==> v32: inputs <==
==> flow/design.v <==
module sensor_if(input sens_active,reset,clk,output passed);
reg [255-1:0] shift_reg;
reg compleated,uninterupted;
  always @(posedge clk) begin
  if(~reset && sens_active && ~uninterupted)begin
      shift_reg <= {shift_reg[255-2:0], sens_active};
      if(shift_reg[255-1])begin
        uninterupted = 1;
        shift_reg <= 0;
      end
    end  
    if(~reset && uninterupted && ~sens_active)begin
      shift_reg <= {shift_reg[255-2:0], ~sens_active};
    end if(uninterupted && shift_reg[255-1] && ~sens_active) begin
      compleated = 1;
    end
    if(reset) begin
      shift_reg <= 0;
      compleated = 0;
      uninterupted = 0;
    end
  end
  assign passed = compleated;
endmodule
==> flow/run.sh <==
#!/bin/bash
# the make line also repeats each setting of config.mk as NAME=value (left out here)
make -C /OpenROAD-flow-scripts/flow DESIGN_CONFIG=/design/flow/config.mk WORK_HOME=/design/flow/orfs CLKGATE_MAP_FILE= finish
==> flow/config.mk <==
export PLATFORM = sky130hd
export DESIGN_NAME = sensor_if
export DESIGN_NICKNAME = sensor_if
export VERILOG_FILES = /design/flow/design.v
export SDC_FILE = /design/flow/constraint.sdc
export NUM_CORES = 4
export LEC_CHECK = 0
export ABC_AREA = 1
export CAP_MARGIN = 20
export CORE_MARGIN = 2
export CORE_UTILIZATION = 72
export CTS_CLUSTER_DIAMETER = 292
export CTS_CLUSTER_SIZE = 10
export PLACE_DENSITY_LB_ADDON = 0.01
export SETUP_SLACK_MARGIN = 0.43
export SLEW_MARGIN = 20
==> flow/constraint.sdc <==
create_clock -name core_clock -period 1.45 [get_ports {clk}]
set_input_delay 0.2900 -clock core_clock [delete_from_list [all_inputs] [get_ports {clk}]]
set_output_delay 0.2900 -clock core_clock [all_outputs]
set_load 0.01 [all_outputs]
==> inputs of v18, as changes to v32 <==
CAP_MARGIN = 0   (was 20)
CORE_ASPECT_RATIO = 0.94   (was not set)
CORE_UTILIZATION = 71   (was 72)
CTS_CLUSTER_DIAMETER = 23   (was 292)
CTS_CLUSTER_SIZE = 26   (was 10)
GPL_TIMING_DRIVEN = 1   (was not set)
HOLD_SLACK_MARGIN = 0.07   (was not set)
MAX_ROUTING_LAYER = met4   (was not set)
PLACE_DENSITY = 0.65   (was not set)
PLACE_DENSITY_LB_ADDON = not set   (was 0.01)
SETUP_SLACK_MARGIN = -0.32   (was 0.43)
SLEW_MARGIN = 0   (was 20)
==> flow/constraint.sdc (replaced) <==
create_clock -name core_clock -period 4.18 [get_ports {clk}]
set_input_delay 0.8360 -clock core_clock [delete_from_list [all_inputs] [get_ports {clk}]]
set_output_delay 0.8360 -clock core_clock [all_outputs]
set_load 0.01 [all_outputs]
==> ci_impl_report.md <==
### Flow metrics

| Metric | Value |
|---|---|
| Post-CTS Setup Inserts | 0 |
| Seq power | 2790 µW |
| Status | timing/DRC/antenna clean |
| Worst hold path type | flop to flop |
| Met2 usage | 58.5% |
| Total power | 9540 µW |
| Chip Width | 158 µm |
| Met2 wire length | 19000 µm |
| Clock buffers | 124 |
| Area after DPL | 0.0154 mm² |
| Hold wc startpoint | compleated$_SDFFE_PP0P_ |
| Non-Filler Instances | 3011 |
| Via count | 16700 |
| Hold path endpoint | compleated$_SDFFE_PP0P_ |
| Wl on met1 | 16700 µm |
| Std-Cell Rows | 52 |
| GRT Total Usage | 32.7% |
| Latency at later pin | 550 ps |
| Static leakage | 0.00957 µW |
-- figures above: v18

==> ci_impl_report.md <==
### Flow metrics

| Metric | Value |
|---|---|
| Status | failed layout checks |
| SO Viols | negative setup slack |
| Number of setup violations in the final report | 1 |
| Total power | 18500 µW |
| Met2 usage | 64.0% |
| GRT Total Usage | 34.4% |
| Chip Width | 152 µm |
| Non-Filler Instances | 3020 |
| Seq power | 7950 µW |
| Post-CTS Setup Inserts | 5 |
| Final worst slack | -33.8 ps |
| Clock buffers | 31 |
| Hold path endpoint | uninterupted$_SDFF_PP0_ |
-- figures above: v32


---

==> 02-25 <==
RTL: the design.v shown in full above, as it stands there.
make LEC_CHECK=0 CAP_MARGIN=20 CORE_MARGIN=2 CORE_UTILIZATION=72 CTS_CLUSTER_DIAMETER=292 CTS_CLUSTER_SIZE=10 PLACE_DENSITY_LB_ADDON=0.01 SLEW_MARGIN=20 finish   # period 1.45 ns
run.sh (not shown) runs the stock make flow with config.mk's settings and CLKGATE_MAP_FILE=.
==> 06-28 (differences from 02-25) <==
Settings changed: ABC_AREA set to 1, SETUP_SLACK_MARGIN set to 0.08.
==> comparison <==
Of 06-28 and 02-25, 06-28 has the higher routed wire length (gap about 130%, measured against 02-25). Against 02-25, the synthesized cell count of 06-28 is larger by about 150%. Between 06-28 and 02-25, the lower sequential share of layout area is in 06-28 (gap 21 points). Critical path depth: 06-28 is higher than 02-25 (2). In 06-28 the clock skew is higher than in 02-25, by 13 ps. Between 06-28 and 02-25, the lower clock power is in 02-25 (gap 7.1%, measured against 02-25). Against 06-28, the global-route usage of 02-25 is lower by 6.2 points. Die size: 02-25 is smaller than 06-28 (about 40%). Against 02-25, the setup slack of 06-28 is worse by 17 ps.

---

==> job 4162 <==
// sensor_if: RTL as listed in full above, without the edits since
clock: 3.78 ns
lec_check: 0
abc_area: 1
cap_margin: 20
core_margin: 2
core_utilization: 62
cts_cluster_size: 100
slew_margin: 20
tns_end_percent: 10
==> inputs of job 369, as changes to job 4162 <==
CORE_UTILIZATION = 72   (was 62)
CTS_CLUSTER_SIZE = unset   (was 100)
TNS_END_PERCENT = unset   (was 10)
==> flow/constraint.sdc (replaced) <==
create_clock -name core_clock -period 1.43 [get_ports {clk}]
set_input_delay 0.2860 -clock core_clock [delete_from_list [all_inputs] [get_ports {clk}]]
set_output_delay 0.2860 -clock core_clock [all_outputs]
set_load 0.01 [all_outputs]
==> qor.txt <==
status: complete, no violations
internal reg-to-reg setup slack: 1880 ps
fin util: 0.659
CP arrival: 2910 ps
met2 wire length: 17.3 mm
Clock Skews: 11.8 ps
CP Class: in2reg
Power Sequential: 0.00305 W
Core Region: 25,100 sq um
dpl ws: 782 ps
total number of vias: 16,000
Hold Slack: 484 ps
Worst R2R End: shift_reg[192]
The numbers above come from job 4162.

==> qor.txt <==
Core Region: 21,700 sq um
Hold Slack: 446 ps
fin util: 0.812
status: complete, no violations
met2 wire length: 19.6 mm
Power Sequential: 0.00805 W
The numbers above come from job 369.


---

==> run X <==
RTL: the design.v shown in full above, as it stands there.
==> flow/config.mk <==
export PLATFORM = sky130hd
export DESIGN_NAME = sensor_if
export DESIGN_NICKNAME = sensor_if
export VERILOG_FILES = /design/flow/design.v
export SDC_FILE = /design/flow/constraint.sdc
export NUM_CORES = 4
export LEC_CHECK = 0
export CAP_MARGIN = 20
export CORE_MARGIN = 2
export CORE_UTILIZATION = 40
export SLEW_MARGIN = 20
==> flow/constraint.sdc <==
create_clock -name core_clock -period 2.57 [get_ports {clk}]
set_input_delay 0.5140 -clock core_clock [delete_from_list [all_inputs] [get_ports {clk}]]
set_output_delay 0.5140 -clock core_clock [all_outputs]
set_load 0.01 [all_outputs]
==> run E: changes against run X <==
ABC_AREA = 0   (was default)
CAP_MARGIN = 0   (was 20)
CORE_ASPECT_RATIO = 1.41   (was default)
CORE_UTILIZATION = 72   (was 40)
CTS_CLUSTER_DIAMETER = 316   (was default)
CTS_CLUSTER_SIZE = 26   (was default)
GPL_TIMING_DRIVEN = 1   (was default)
HOLD_SLACK_MARGIN = 0.07   (was default)
MAX_ROUTING_LAYER = met4   (was default)
PLACE_DENSITY = 0.37   (was default)
SLEW_MARGIN = 40   (was 20)
==> flow/constraint.sdc (replaced) <==
create_clock -name core_clock -period 1.43 [get_ports {clk}]
set_input_delay 0.2860 -clock core_clock [delete_from_list [all_inputs] [get_ports {clk}]]
set_output_delay 0.2860 -clock core_clock [all_outputs]
set_load 0.01 [all_outputs]
==> run C: changes against run X <==
CTS_CLUSTER_SIZE = 78   (was default)
HOLD_SLACK_MARGIN = -0.07   (was default)
==> flow/constraint.sdc (replaced) <==
create_clock -name core_clock -period 5.0 [get_ports {clk}]
set_input_delay 1.0000 -clock core_clock [delete_from_list [all_inputs] [get_ports {clk}]]
set_output_delay 1.0000 -clock core_clock [all_outputs]
set_load 0.01 [all_outputs]
==> comparison <==
- Via count is about the same in run C and run X.
- In run E the sequential share of layout area is higher than in run X, by 1.3 points.
- Power: run E > run X > run C.
- In area after synthesis, run X and run C do not differ.
- In run X the final area is larger than in run E, by 2.6%.

---

==> lagoon <==
// sensor_if: RTL as listed in full above, without the edits since
clock: 5.0 ns
lec_check: 0
cap_margin: 20
core_margin: 2
core_utilization: 40
slew_margin: 20
==> ember (differences from lagoon) <==
ABC_AREA = 1   (was not set)
CORE_UTILIZATION = 70   (was 40)
==> flow/constraint.sdc (replaced) <==
create_clock -name core_clock -period 1.43 [get_ports {clk}]
set_input_delay 0.2860 -clock core_clock [delete_from_list [all_inputs] [get_ports {clk}]]
set_output_delay 0.2860 -clock core_clock [all_outputs]
set_load 0.01 [all_outputs]
==> tundra (differences from lagoon) <==
CORE_UTILIZATION = 18   (was 40)
==> flow/constraint.sdc (replaced) <==
create_clock -name core_clock -period 6.12 [get_ports {clk}]
set_input_delay 1.2240 -clock core_clock [delete_from_list [all_inputs] [get_ports {clk}]]
set_output_delay 1.2240 -clock core_clock [all_outputs]
set_load 0.01 [all_outputs]
==> harbor (differences from lagoon) <==
CORE_UTILIZATION = 72   (was 40)
PLACE_DENSITY = 0.4   (was not set)
SETUP_SLACK_MARGIN = 0.19   (was not set)
==> flow/constraint.sdc (replaced) <==
create_clock -name core_clock -period 1.43 [get_ports {clk}]
set_input_delay 0.2860 -clock core_clock [delete_from_list [all_inputs] [get_ports {clk}]]
set_output_delay 0.2860 -clock core_clock [all_outputs]
set_load 0.01 [all_outputs]
==> run notes <==
Number of cells on the worst reg-to-reg path: 7. The most critical setup path has its endpoint at passed. Gates resized during post-CTS repair numbered 4. According to the tapcell log, the count of inserted taps is 285.

The flow ran to the end and the layout has no timing, DRC or antenna violations. Counting tap cells, the placed design contains a total of 2939 instances. According to the timing report, the data required time at the worst endpoint equals 1.14 ns. On met2, the global router reports a usage of 58.4%.

Multi-input gate count: 2041. Setup slack on the critical path of the routed design comes to 0.0165 ns.
The numbers above come from ember.

==> run notes <==
Data on the critical path is required at its endpoint by 1.86 ns. The number of instances in the placed design is 1248. The tools report the endpoint of the most critical setup path as shift_reg[22]. The flow ran to the end, but the layout failed its checks. The run gives -0.109 ns as the least setup slack across all paths after layout.

The final timing report counts setup violations totalling 27. The reasons given for failing layout checks are setup timing. Measured in cells, the most critical reg-to-reg path has a length of 7. The met2 demand-to-capacity share in global routing is 46.5%.
The numbers above come from harbor.

==> run notes <==
The run finished with no timing, DRC or antenna violations. The most critical setup path has its endpoint at shift_reg[199]. The number of tap cells inserted was 285. The number of nets handed over by synthesis was 1146.

The required time of the critical path was 5.45 ns. Counting cells, the worst reg-to-reg path comes to 4. The kind of path behind the tightest hold check was reg2reg. In the post-route analysis, the smallest setup slack over all paths is 2.48 ns. For this run, global-route usage on met2 was measured as 22.3%.

The count of warnings emitted by yosys came out at 1. The run gives 0 as the count of hold-fix buffers inserted at cts. Total of clock buffers placed in the layout: 35. With the I/O pin count at 4, the worst relative slew slack is 34.5%. In the placement report, post-DP HPWL is listed as 7860 µm. Power dissipated in sequential cells: 2.05 mW.

The final design was reported to hold multi-input combinational gates totalling 772.
The numbers above come from lagoon.

==> run notes <==
Counting every net in the synthesized netlist gives 1146. 0 antenna diodes ended up in the layout. The path class of the tightest hold or removal check is reg2reg. According to the timing report, the critical path is captured at shift_reg[249]. The first global-routing pass estimated 28300 µm of wire. The multi-input gate count is 772, and the count of warnings emitted by yosys is 1. The report puts the cell count of the worst reg-to-reg path at 4. During placement, the flow inserted port buffers numbering 3. With the tally of unique sky130hd cells used after synthesis at 16, the number of instances in the placed design is 1719. The least setup slack across all paths after layout came out at 3.09 ns.

The run gives 6.57 ns as the required time of the critical path. The run finished with no timing, DRC or antenna violations. Clock tree skew after final layout: 0.0129 ns.
The numbers above come from tundra.


---

==> exp/amber <==
RTL: the design.v shown in full above, as it stands there.
clock: 1.48 ns
lec_check: 0
abc_area: 0
cap_margin: 0
cell_pad_in_sites_detail_placement: 1
core_aspect_ratio: 1.41
core_margin: 3
core_utilization: 17
cts_cluster_diameter: 23
cts_cluster_size: 26
gpl_routability_driven: 1
gpl_timing_driven: 0
max_routing_layer: met5
place_density: 0.67
slew_margin: 0
tns_end_percent: 80
==> exp/raven: changes against exp/amber <==
ABC_AREA = 1   (was 0)
CAP_MARGIN = 20   (was 0)
CELL_PAD_IN_SITES_DETAIL_PLACEMENT = not set   (was 1)
CORE_ASPECT_RATIO = not set   (was 1.41)
CORE_MARGIN = 2   (was 3)
CORE_UTILIZATION = 72   (was 17)
CTS_CLUSTER_DIAMETER = not set   (was 23)
CTS_CLUSTER_SIZE = not set   (was 26)
GPL_ROUTABILITY_DRIVEN = not set   (was 1)
GPL_TIMING_DRIVEN = not set   (was 0)
MAX_ROUTING_LAYER = not set   (was met5)
PLACE_DENSITY = not set   (was 0.67)
SLEW_MARGIN = 20   (was 0)
TNS_END_PERCENT = not set   (was 80)
==> flow/constraint.sdc (replaced) <==
create_clock -name core_clock -period 1.46 [get_ports {clk}]
set_input_delay 0.2920 -clock core_clock [delete_from_list [all_inputs] [get_ports {clk}]]
set_output_delay 0.2920 -clock core_clock [all_outputs]
set_load 0.01 [all_outputs]
==> summary of the runs <==
- In exp/amber the non-clock buffer count is higher than in exp/raven, by 33.
- Setup slack: exp/raven is higher than exp/amber (0.23 ns).
- Global-route usage: exp/raven is higher than exp/amber (23 points).
- Between exp/raven and exp/amber, the lower routed wire length is in exp/amber (gap 22%, measured against exp/amber).
- Sequential share of layout area: exp/amber is higher than exp/raven (11 points).
- Count of clock-buffer cells in the layout: exp/raven is lower than exp/amber (8).
- Of exp/raven and exp/amber, exp/amber has the higher die area (gap about 60%, measured against exp/amber).
- Between exp/amber and exp/raven, the lower register-to-register slack is in exp/amber (gap 0.25 ns).
- In exp/raven the clock power is smaller than in exp/amber, by about 32%.
- exp/amber finished but fails on setup timing. exp/raven completed with no timing, DRC or antenna violations.
- The combinational power of exp/raven is 5.7 times that of exp/amber.

---

==> run K <==
// sensor_if: RTL as listed in full above, without the edits since
Settings: LEC_CHECK=0, ABC_AREA=1, CAP_MARGIN=0, CELL_PAD_IN_SITES_DETAIL_PLACEMENT=0, CELL_PAD_IN_SITES_GLOBAL_PLACEMENT=3, CORE_ASPECT_RATIO=1.41, CORE_MARGIN=5, CORE_UTILIZATION=17, CTS_CLUSTER_DIAMETER=23, CTS_CLUSTER_SIZE=35, GPL_ROUTABILITY_DRIVEN=1, GPL_TIMING_DRIVEN=0, HOLD_SLACK_MARGIN=0.09, MAX_ROUTING_LAYER=met4, MIN_ROUTING_LAYER=met2, PLACE_DENSITY=0.5, SLEW_MARGIN=0, TNS_END_PERCENT=80; clock period 1.48 ns.
==> inputs of run G, as changes to run K <==
- ABC_AREA: 1 -> not set
- CAP_MARGIN: 0 -> 20
- CELL_PAD_IN_SITES_DETAIL_PLACEMENT: 0 -> not set
- CELL_PAD_IN_SITES_GLOBAL_PLACEMENT: 3 -> not set
- CORE_ASPECT_RATIO: 1.41 -> not set
- CORE_MARGIN: 5 -> 2
- CORE_UTILIZATION: 17 -> 36
- CTS_CLUSTER_DIAMETER: 23 -> not set
- CTS_CLUSTER_SIZE: 35 -> not set
- GPL_ROUTABILITY_DRIVEN: 1 -> not set
- GPL_TIMING_DRIVEN: 0 -> not set
- HOLD_SLACK_MARGIN: 0.09 -> not set
- MAX_ROUTING_LAYER: met4 -> not set
- MIN_ROUTING_LAYER: met2 -> not set
- PLACE_DENSITY: 0.5 -> not set
- SLEW_MARGIN: 0 -> 20
- TNS_END_PERCENT: 80 -> not set
==> flow/constraint.sdc (replaced) <==
create_clock -name core_clock -period 2.57 [get_ports {clk}]
set_input_delay 0.5140 -clock core_clock [delete_from_list [all_inputs] [get_ports {clk}]]
set_output_delay 0.5140 -clock core_clock [all_outputs]
set_load 0.01 [all_outputs]
==> run notes <==
yosys + openroad results -> outcome timing/DRC/antenna clean, Register Area 0.00514 mm2, reg2reg path depth 4, number of global-route vias before repair 6734, placement-stage cell area 0.00956 mm2, met3 WL 384 um, wire length per cell 11.7 um, dpl cells 1387, Layout Cells excl Fill 1436, grt met3 use 1.98%, worst setup margin 0.665 ns
the above is filed under run G

==> run notes <==
yosys + openroad results -> grt met3 use 29.4%, met3 WL 29.5 mm, number of global-route vias before repair 27300, outcome finished with violations, dpl cells 4029, wire length per cell 16.8 um, Layout Check Fail Reasons setup timing, endpoints failing setup 55, placement-stage cell area 0.0174 mm2, worst setup margin -0.0569 ns
the above is filed under run K

Power and IR drop assume default switching activity.
